// ntt_bfu
module ntt_bfu
(
    input                   clk,
    input                   rstn,
    input  [14-1:0] in1,
    input  [14-1:0] in2,
    input  [14-1:0] gamma,
    input                   op,
    output [14-1:0] out1,
    output [14-1:0] out2
);
clock: 6.5 ns
lec_check: 0
cap_margin: 20
core_aspect_ratio: 0.56
core_margin: 2
core_utilization: 40
cts_cluster_size: 38
slew_margin: 20
tns_end_percent: 15
run.sh (not shown) runs the stock make flow with config.mk's settings and CLKGATE_MAP_FILE=.
The first run finished with negative setup slack left.
Then changed:
CORE_ASPECT_RATIO = default   (was 0.56)
CORE_UTILIZATION = 66   (was 40)
CTS_CLUSTER_SIZE = default   (was 38)
PLACE_DENSITY = 0.6   (was default)
TNS_END_PERCENT = default   (was 15)
clock period = 5.59 ns   (was 6.5 ns; I/O delays follow)
=> The changed run ran to the end with violations: negative setup slack. Worst setup slack got worse by 0.18 ns. Area after synthesis does not change. Cell area is higher by 4.9%. Wire length is higher by 3.8%. Utilization is higher by 34 points. Via count is higher by 8.2%. Final cell count is lower by 5.5%. Die size is lower by 39%.
Then changed:
CORE_UTILIZATION = 72   (was 66)
CTS_CLUSTER_DIAMETER = 125   (was default)
HOLD_SLACK_MARGIN = -0.09   (was default)
After rerunning: The changed run completed and failed the layout checks on negative setup slack; cell count shrinks slightly; non-clock buffer count shrinks by 10; die area shrinks by a little under a tenth; worst setup slack is worse by 0.55 ns; global-route usage grows by 4.7 points; synthesized area is unchanged.
Then changed:
CTS_CLUSTER_DIAMETER = default   (was 125)
HOLD_SLACK_MARGIN = default   (was -0.09)
PLACE_DENSITY = default   (was 0.6)
SETUP_SLACK_MARGIN = -0.39   (was default)
clock period = 5.89 ns   (was 5.59 ns; I/O delays follow)
- The new run ran to the end with violations: negative setup slack
- first-iteration DRC count is lower slightly
- routed wire length is lower by a little under a tenth
- core utilization is lower by 3.9 points
- setup slack improves by 0.19 ns
- count of clock-buffer cells in the layout is higher by 5
- sequential share of layout area is higher by 1.7 points
- area after synthesis stays the same

* * *

ntt_bfu again, from the RTL that the note above started with.
==> flow/config.mk <==
export PLATFORM = sky130hd
export DESIGN_NAME = ntt_bfu
export DESIGN_NICKNAME = ntt_bfu
export VERILOG_FILES = /design/flow/design.v
export SDC_FILE = /design/flow/constraint.sdc
export NUM_CORES = 4
export LEC_CHECK = 0
export CAP_MARGIN = 0
export CELL_PAD_IN_SITES_DETAIL_PLACEMENT = 0
export CORE_MARGIN = 2
export CORE_UTILIZATION = 72
export CTS_CLUSTER_DIAMETER = 48
export GPL_TIMING_DRIVEN = 1
export HOLD_SLACK_MARGIN = -0.05
export MAX_ROUTING_LAYER = met4
export PLACE_DENSITY = 0.65
export SETUP_SLACK_MARGIN = 0.62
export SLEW_MARGIN = 20
export TNS_END_PERCENT = 40
==> flow/constraint.sdc <==
create_clock -name core_clock -period 5.82 [get_ports {clk}]
set_input_delay 1.1640 -clock core_clock [delete_from_list [all_inputs] [get_ports {clk}]]
set_output_delay 1.1640 -clock core_clock [all_outputs]
set_load 0.01 [all_outputs]
The baseline finished but fails on setup timing.
Next try:
- CELL_PAD_IN_SITES_DETAIL_PLACEMENT: 0 -> unset
- CTS_CLUSTER_DIAMETER: 48 -> 90
- GPL_TIMING_DRIVEN: 1 -> unset
- HOLD_SLACK_MARGIN: -0.05 -> unset
- MAX_ROUTING_LAYER: met4 -> unset
- PLACE_DENSITY: 0.65 -> 0.6
- SETUP_SLACK_MARGIN: 0.62 -> unset
- TNS_END_PERCENT: 40 -> unset
- clock period: 5.82 -> 5.59 ns (I/O delays scaled with it)
Outcome: The new run completed and failed the layout checks on setup timing. Wire length stays flat. Final area barely changes. Sequential share of layout area is higher by 0.10 points. Die area does not change.
Next try:
- CAP_MARGIN: 0 -> 20
- CORE_UTILIZATION: 72 -> 40
- CTS_CLUSTER_DIAMETER: 90 -> unset
- clock period: 5.59 -> 6.5 ns (I/O delays scaled with it)
=> With this change the flow finished with timing, DRC and antenna clean; global-route usage drops by 18 points; design area drops by 4.1%; critical path depth drops by 3; sequential share of layout area climbs by 1.5 points; first-iteration DRC count drops by 46%; routed wire length drops by 19%.
Next try:
- CAP_MARGIN: 20 -> 10
- CORE_ASPECT_RATIO: unset -> 0.56
- CTS_CLUSTER_SIZE: unset -> 38
- GPL_ROUTABILITY_DRIVEN: unset -> 0
- GPL_TIMING_DRIVEN: unset -> 0
- PLACE_DENSITY: 0.6 -> unset
- TNS_END_PERCENT: unset -> 15
Result: With this change the flow reached the layout checks and failed them: setup timing; register-to-register slack is worse by 0.24 ns; first-iteration DRC count is higher by 40%; final cell count is lower by 0.54%; die area barely changes; wire length is higher by 3.2%; count of clock-buffer cells in the layout is lower by 14.

* * *

Starting RTL as in the previous note.
Settings: LEC_CHECK=0, CAP_MARGIN=5, CELL_PAD_IN_SITES_DETAIL_PLACEMENT=0, CORE_MARGIN=2, CORE_UTILIZATION=72, CTS_CLUSTER_DIAMETER=167, GPL_TIMING_DRIVEN=1, HOLD_SLACK_MARGIN=-0.05, MAX_ROUTING_LAYER=met4, PLACE_DENSITY=0.67, SLEW_MARGIN=20, TNS_END_PERCENT=40; clock period 4.99 ns.
The starting point finished but failed the layout checks on negative setup slack.
Then changed:
- CAP_MARGIN: 5 -> 40
- CORE_UTILIZATION: 72 -> 70
- CTS_CLUSTER_DIAMETER: 167 -> 48
- CTS_CLUSTER_SIZE: not set -> 56
- PLACE_DENSITY: 0.67 -> not set
- PLACE_DENSITY_LB_ADDON: not set -> 0.0
- SETUP_SLACK_MARGIN: not set -> 0.1
- clock period: 4.99 -> 3.5 ns (I/O delays scaled with it)
The new run never finished: it broke off in global routing (5_1_grt) with GRT-0232.
Die area increases by 2.8%.
Synthesized area does not change.
Synthesized cell count is unchanged.
Then changed:
- CAP_MARGIN: 40 -> 20
- CELL_PAD_IN_SITES_DETAIL_PLACEMENT: 0 -> not set
- CTS_CLUSTER_DIAMETER: 48 -> not set
- CTS_CLUSTER_SIZE: 56 -> 35
- GPL_TIMING_DRIVEN: 1 -> not set
- HOLD_SLACK_MARGIN: -0.05 -> not set
- MAX_ROUTING_LAYER: met4 -> not set
- PLACE_DENSITY: not set -> 0.6
- PLACE_DENSITY_LB_ADDON: 0.0 -> not set
- SETUP_SLACK_MARGIN: 0.1 -> not set
- TNS_END_PERCENT: 40 -> not set
- clock period: 3.5 -> 5.89 ns (I/O delays scaled with it)
Result: The new run finished but fails on negative setup slack. Area after synthesis does not change. Die area is unchanged. Synthesized cell count is unchanged.
Then changed:
- ABC_AREA: not set -> 1
- CORE_UTILIZATION: 70 -> 72
- CTS_CLUSTER_DIAMETER: not set -> 400
- CTS_CLUSTER_SIZE: 35 -> 98
- clock period: 5.89 -> 3.56 ns (I/O delays scaled with it)
Now the flow aborted during global routing (5_1_grt), error GRT-0116.
Area after synthesis came out higher by a few percent.
Die size goes up slightly.
Synthesized cell count goes up by about a fifth.
Then changed:
- ABC_AREA: 1 -> not set
- CTS_CLUSTER_DIAMETER: 400 -> 81
- CTS_CLUSTER_SIZE: 98 -> not set
- PLACE_DENSITY: 0.6 -> 0.4
- clock period: 3.56 -> 5.59 ns (I/O delays scaled with it)
Outcome: Now the flow completed, yet does not pass: negative setup slack. Die size is lower by about 3.3%. Synthesized cell count went down by about 18%. Synthesized area came out lower by 3.3%.
Then changed:
- CAP_MARGIN: 20 -> 5
- CTS_CLUSTER_DIAMETER: 81 -> 94
- PLACE_DENSITY: 0.4 -> 0.6
=> The new run finished but failed the layout checks on negative setup slack. Routed wire length rises by a few percent. Cell count hardly moves. Setup slack loses 0.39 ns. Final area rises slightly. Global-route usage barely changes. First-iteration DRC count rises by a few percent. Synthesized area stays the same.

* * *

== exp/juniper ==
Starting RTL as in the previous note.
==> flow/design.v (excerpt) <==
module ntt_bfu
(
    input                   clk,
    input                   rstn,
    input  [14-1:0] in1,
    input  [14-1:0] in2,
    input  [14-1:0] gamma,
    input                   op,
    output [14-1:0] out1,
    output [14-1:0] out2
);
bfu_v1 bfu1(.clk(clk), .rstn(rstn), .in1(in1), .in2(in2),
            .gamma(gamma), .op(op), .p('d12289), ._p('d1073729535), .mu('d922759167),
            .out1(out1), .out2(out2));
endmodule
export LEC_CHECK = 0
export CAP_MARGIN = 10
export CORE_ASPECT_RATIO = 1.34
export CORE_MARGIN = 2
export CORE_UTILIZATION = 43
export CTS_CLUSTER_SIZE = 38
export GPL_ROUTABILITY_DRIVEN = 0
export GPL_TIMING_DRIVEN = 0
export PLACE_DENSITY = 0.84
export SLEW_MARGIN = 20
export TNS_END_PERCENT = 15
create_clock -name core_clock -period 6.5 [get_ports {clk}]
| exp/juniper | all stages done | FAIL | setup timing |
Setup changes, exp/juniper to exp/sierra
diff --git a/flow/config.mk b/flow/config.mk
--- a/flow/config.mk
+++ b/flow/config.mk
@@ -7,0 +8 @@
+export ABC_AREA = 1
@@ -9 +10,2 @@
-export CORE_ASPECT_RATIO = 1.34
+export CELL_PAD_IN_SITES_GLOBAL_PLACEMENT = 2
+export CORE_ASPECT_RATIO = 0.55
@@ -13,3 +15,4 @@
-export GPL_ROUTABILITY_DRIVEN = 0
-export GPL_TIMING_DRIVEN = 0
-export PLACE_DENSITY = 0.84
+export GPL_ROUTABILITY_DRIVEN = 1
+export GPL_TIMING_DRIVEN = 1
+export MIN_ROUTING_LAYER = met2
+export PLACE_DENSITY_LB_ADDON = 0.17
## What came out
exp/sierra | stages: all done | timing, DRC, antenna: all pass
exp/sierra against exp/juniper: post-synthesis instance total +22%; yosys cell count +597; yosys stat chip area +3.4%.
Relative to exp/juniper, clock-pin slew on the worst setup and hold paths has increased by 0.02 ns in exp/sierra.
Taking exp/juniper as the reference, in exp/sierra design area climbed about 1%; maximum single-stage delay on the critical path increased by 0.04 ns relative to the old numbers; clock buffer count rose 10; core utilization shrank by 1.2 points.
In exp/sierra, the number of well-tap cells placed came out 63 above the value in exp/juniper.
### exp/sierra -> exp/ember
==> flow/config.mk <==
export PLATFORM = sky130hd
export DESIGN_NAME = ntt_bfu
export DESIGN_NICKNAME = ntt_bfu
export VERILOG_FILES = /design/flow/design.v
export SDC_FILE = /design/flow/constraint.sdc
export NUM_CORES = 4
export LEC_CHECK = 0
export CAP_MARGIN = 20
export CORE_MARGIN = 2
export CORE_UTILIZATION = 26
export PLACE_DENSITY = 0.6
export SLEW_MARGIN = 20
==> flow/constraint.sdc <==
create_clock -name core_clock -period 9.51 [get_ports {clk}]
set_input_delay 1.9020 -clock core_clock [delete_from_list [all_inputs] [get_ports {clk}]]
set_output_delay 1.9020 -clock core_clock [all_outputs]
set_load 0.01 [all_outputs]
### Flow results
Compared with exp/sierra, exp/ember shows a lower first-pass GRT wire length.
The setup slack of the most critical reg-to-reg path reported for exp/ember is greater than that of exp/sierra by 2.21 ns.
Summary of exp/ember over exp/sierra: number of vias in the routed layout lower, worst hold slack across all endpoints went up, total non-filler cell area in the finished layout went down.
--- input diff exp/ember..exp/zinc ---
diff --git a/flow/config.mk b/flow/config.mk
--- a/flow/config.mk
+++ b/flow/config.mk
@@ -7,0 +8 @@
+export ABC_AREA = 1
@@ -10 +11 @@
-export CORE_UTILIZATION = 26
+export CORE_UTILIZATION = 72
==> flow/constraint.sdc <==
create_clock -name core_clock -period 4.26 [get_ports {clk}]
set_input_delay 0.8520 -clock core_clock [delete_from_list [all_inputs] [get_ports {clk}]]
set_output_delay 0.8520 -clock core_clock [all_outputs]
set_load 0.01 [all_outputs]
Findings:
exp/ember finished all stages; the layout is clean.
exp/zinc: it failed during global routing, and the tool reported GRT-0116.
Max number of buffers created by CTS across exp/ember and exp/zinc: exp/ember
Cell total after placement essentially unchanged between exp/ember and exp/zinc.
Taking exp/ember as the reference point, the area fraction in full adders, half adders and majority gates of exp/zinc falls by 0.85 points.
Synthesized cell count (exp/zinc / exp/ember): 1.2
exp/zinc against exp/ember; chip area estimate from yosys synthesis is up by a few percent.
Between exp/zinc and exp/ember, it is exp/zinc whose share of synthesized area spent on multiplexers is lower, by 2.3 points.
Area of placed instances: exp/ember and exp/zinc compared, higher one is exp/zinc
